## run A
==> flow/design.v (excerpt) <==
module fp_multiplier(input [31:0] a,input [31:0] b,output [31:0]out,input clk,
	input rst,input in_valid,output out_valid);
clock: 2.02 ns
lec_check: 0
abc_area: 1
cap_margin: 20
core_margin: 6
core_utilization: 15
cts_cluster_size: 88
hold_slack_margin: 0.05
min_routing_layer: met1
place_density_lb_addon: 0.08
slew_margin: 40
tns_end_percent: 95
run.sh (not shown) runs the stock make flow with config.mk's settings and CLKGATE_MAP_FILE=.
Run A reached the final stage; the timing, design-rule and antenna checks on its layout passed.
For run B, these inputs were changed with respect to run A:
- CORE_MARGIN: 6 -> 4
- SETUP_SLACK_MARGIN: unset -> 0.58
- CORE_UTILIZATION: 15 -> 72
- CTS_CLUSTER_SIZE: 88 -> 32
- PLACE_DENSITY_LB_ADDON: 0.08 -> 0.0
- CELL_PAD_IN_SITES_DETAIL_PLACEMENT: unset -> 0
- TNS_END_PERCENT: 95 -> unset
- ABC_AREA: 1 -> 0
- CAP_MARGIN: 20 -> 10
- HOLD_SLACK_MARGIN: 0.05 -> unset
- CTS_CLUSTER_DIAMETER: unset -> 199
- GPL_ROUTABILITY_DRIVEN: unset -> 1
- SLEW_MARGIN: 40 -> 15
[summary]
STATUS run=run B STAGES=ALL_DONE FINAL_CHECKS=FAILED CAUSE=negative setup slack. The hold-fix buffer count after cts number comes out lower for run B vs run A. The number of cells in the design after placement in run B was lower than what run A gave. NOTE well-tap cell count run A->run B decreased by more than half. Run A → run B: critical path required time went down; final-layout fill cell count decreased 47500. Of run A and run B, the lower number of endpoints failing setup at the final stage belongs to run A. Between run A and run B, the flow reports area enclosed by the die boundary decreasing by more than half. Run B vs. run A: flip-flop and latch share of the layout cell area has increased, total via count after detailed routing has decreased.
#### Input delta (run C over run B)
- CTS_CLUSTER_DIAMETER: 199 -> 52
- SETUP_SLACK_MARGIN: 0.58 -> unset
- CTS_CLUSTER_SIZE: 32 -> unset
- PLACE_DENSITY: unset -> 0.4
- CORE_MARGIN: 4 -> 2
- ABC_AREA: 0 -> 1
- PLACE_DENSITY_LB_ADDON: 0.0 -> unset
- the clock period (ns, I/O delays scaled along): 2.02 -> 1.4
Results
- Final checks on run C, whose flow otherwise completed, came back failing, citing negative setup slack.
- Final instance area (run C vs. run B) increases by a little under 10%
- Run B → run C: global-route usage increased 4.2 points; logic share of the area went down 4.2 points; vertical die dimension saw a decrease.
- Switching part of the total power (higher): run C
- Synthesized net count sits higher in run C than in run B.
- Re share of total power in sequential cells: run B was higher than run C.
- Changes observed in run C relative to run B: worst hold slack -0.059 ns, sequential power went up.
- Comparing run C with run B, the area of all sequential standard cells came out essentially unchanged.

fp_multiplier again, from the RTL that the note above started with.
Settings: LEC_CHECK=0, ABC_AREA=0, CAP_MARGIN=10, CELL_PAD_IN_SITES_DETAIL_PLACEMENT=0, CORE_ASPECT_RATIO=0.8, CORE_MARGIN=2, CORE_UTILIZATION=72, CTS_CLUSTER_DIAMETER=362, CTS_CLUSTER_SIZE=32, GPL_ROUTABILITY_DRIVEN=1, MIN_ROUTING_LAYER=met1, PLACE_DENSITY_LB_ADDON=0.0, SETUP_SLACK_MARGIN=0.58, SLEW_MARGIN=15; clock period 2.02 ns.
The baseline produced a layout that fails on negative setup slack.
Rerun with:
Settings changed: CORE_ASPECT_RATIO 0.8 to unset, CTS_CLUSTER_DIAMETER 362 to 49, PLACE_DENSITY set to 0.42, PLACE_DENSITY_LB_ADDON 0.0 to unset.
Outcome: The new run finished but failed the layout checks on negative setup slack. Synthesized area is unchanged. Total power rises by 11%. Utilization goes up by 3.3 points. Wire length is higher by 6.8%. Final area grows by 3.9%. Combinational power hardly moves. Sequential share of layout area decreases by 2.4 points. Setup slack degrades by 72 ps. Hold slack is worse by 76 ps.
Rerun with:
Settings changed: ABC_AREA 0 to 1, CTS_CLUSTER_DIAMETER 49 to 330, CTS_CLUSTER_SIZE 32 to unset, PLACE_DENSITY 0.42 to unset, PLACE_DENSITY_LB_ADDON set to 0.0, SETUP_SLACK_MARGIN 0.58 to 0.41.
Clock period 2.02 ns to 1.35 ns, I/O delays scaled along.
Effect:
- The changed run completed, yet does not pass: negative setup slack
- global-route usage is higher by 4.5 points
- first-iteration DRC count is higher by 110%
- cell count is higher by 22%
- synthesized area is higher by 1.8%
- setup slack loses 660 ps
- routed wire length is higher by 45%
- worst hold slack loses 49 ps
- die area is higher by 1.8%
- cell area is higher by 8.7%
- total power is higher by 70%
- core utilization is higher by 4.9 points

fp_multiplier again, from the RTL that the note above started with.
==> flow/config.mk <==
export PLATFORM = sky130hd
export DESIGN_NAME = fp_multiplier
export DESIGN_NICKNAME = fp_multiplier
export VERILOG_FILES = /design/flow/design.v
export SDC_FILE = /design/flow/constraint.sdc
export NUM_CORES = 4
export LEC_CHECK = 0
export ABC_AREA = 0
export CAP_MARGIN = 20
export CELL_PAD_IN_SITES_DETAIL_PLACEMENT = 2
export CORE_MARGIN = 8
export CORE_UTILIZATION = 56
export GPL_TIMING_DRIVEN = 1
export MAX_ROUTING_LAYER = met5
export PLACE_DENSITY_LB_ADDON = 0.0
export SETUP_SLACK_MARGIN = 0.13
export SLEW_MARGIN = 30
export TNS_END_PERCENT = 15
==> flow/constraint.sdc <==
create_clock -name core_clock -period 1.65 [get_ports {clk}]
set_input_delay 0.3300 -clock core_clock [delete_from_list [all_inputs] [get_ports {clk}]]
set_output_delay 0.3300 -clock core_clock [all_outputs]
set_load 0.01 [all_outputs]
The baseline stopped in 4_1_cts on DPL-0033.
Edit:
==> flow/config.mk (replaced) <==
export PLATFORM = sky130hd
export DESIGN_NAME = fp_multiplier
export DESIGN_NICKNAME = fp_multiplier
export VERILOG_FILES = /design/flow/design.v
export SDC_FILE = /design/flow/constraint.sdc
export NUM_CORES = 4
export LEC_CHECK = 0
export ABC_AREA = 0
export CAP_MARGIN = 20
export CORE_MARGIN = 2
export CORE_UTILIZATION = 72
export CTS_CLUSTER_SIZE = 39
export PLACE_DENSITY_LB_ADDON = 0.0
export SETUP_SLACK_MARGIN = 0.39
export SLEW_MARGIN = 20
==> flow/constraint.sdc (replaced) <==
create_clock -name core_clock -period 1.35 [get_ports {clk}]
set_input_delay 0.2700 -clock core_clock [delete_from_list [all_inputs] [get_ports {clk}]]
set_output_delay 0.2700 -clock core_clock [all_outputs]
set_load 0.01 [all_outputs]
Outcome: The changed run completed, yet does not pass: setup timing. Die area shrinks by 27%. Synthesized area does not change. Synthesized cell count stays the same.
Edit:
==> flow/config.mk (replaced) <==
export PLATFORM = sky130hd
export DESIGN_NAME = fp_multiplier
export DESIGN_NICKNAME = fp_multiplier
export VERILOG_FILES = /design/flow/design.v
export SDC_FILE = /design/flow/constraint.sdc
export NUM_CORES = 4
export LEC_CHECK = 0
export CAP_MARGIN = 20
export CELL_PAD_IN_SITES_DETAIL_PLACEMENT = 2
export CORE_MARGIN = 2
export CORE_UTILIZATION = 40
export CTS_CLUSTER_DIAMETER = 70
export GPL_ROUTABILITY_DRIVEN = 0
export HOLD_SLACK_MARGIN = -0.04
export SLEW_MARGIN = 20
export TNS_END_PERCENT = 15
Outcome:
- The new run completed and failed the layout checks on setup timing
- clock skew rises by 0.044 ns
- total power rose by roughly a tenth
- sequential cell count does not change
- global-route usage falls by 3.3 points
- clock-buffer cell count grows by 16
- sequential share of layout area falls by 0.68 points
Edit:
==> flow/config.mk (replaced) <==
export PLATFORM = sky130hd
export DESIGN_NAME = fp_multiplier
export DESIGN_NICKNAME = fp_multiplier
export VERILOG_FILES = /design/flow/design.v
export SDC_FILE = /design/flow/constraint.sdc
export NUM_CORES = 4
export LEC_CHECK = 0
export ABC_AREA = 1
export CAP_MARGIN = 20
export CORE_MARGIN = 2
export CORE_UTILIZATION = 72
export CTS_CLUSTER_DIAMETER = 335
export CTS_CLUSTER_SIZE = 14
export PLACE_DENSITY_LB_ADDON = 0.08
export SETUP_SLACK_MARGIN = -0.13
export SLEW_MARGIN = 20
The changed run ran to the end with violations: setup timing.
Total power went down by 16%.
Synthesized cell count went up by 25%.
Flip-flop count is unchanged.
Core utilization climbs by 34 points.
Via count grows by 3.2%.
Edit:
--- a/flow/config.mk
+++ b/flow/config.mk
@@ -10,7 +10,6 @@
 export CORE_MARGIN = 2
 export CORE_UTILIZATION = 72
-export CTS_CLUSTER_DIAMETER = 335
-export CTS_CLUSTER_SIZE = 14
-export PLACE_DENSITY_LB_ADDON = 0.08
-export SETUP_SLACK_MARGIN = -0.13
+export CTS_CLUSTER_SIZE = 53
+export PLACE_DENSITY = 0.95
+export SETUP_SLACK_MARGIN = 0.4
 export SLEW_MARGIN = 20
Now the flow died in 5_1_grt.
Die area stays the same.
Area after synthesis is unchanged.
Synthesized cell count stays the same.
Edit:
--- a/flow/config.mk
+++ b/flow/config.mk
@@ -7,9 +7,10 @@
 export LEC_CHECK = 0
 export ABC_AREA = 1
-export CAP_MARGIN = 20
+export CAP_MARGIN = 40
 export CORE_MARGIN = 2
 export CORE_UTILIZATION = 72
-export CTS_CLUSTER_SIZE = 53
-export PLACE_DENSITY = 0.95
-export SETUP_SLACK_MARGIN = 0.4
+export CTS_CLUSTER_DIAMETER = 92
+export CTS_CLUSTER_SIZE = 14
+export PLACE_DENSITY_LB_ADDON = 0.08
+export SETUP_SLACK_MARGIN = -0.13
 export SLEW_MARGIN = 20
Outcome: The new run produced a layout that fails on setup timing; die size does not change; synthesized area does not change; synthesized cell count is unchanged.
Power is estimated from default activity; no workload was simulated.
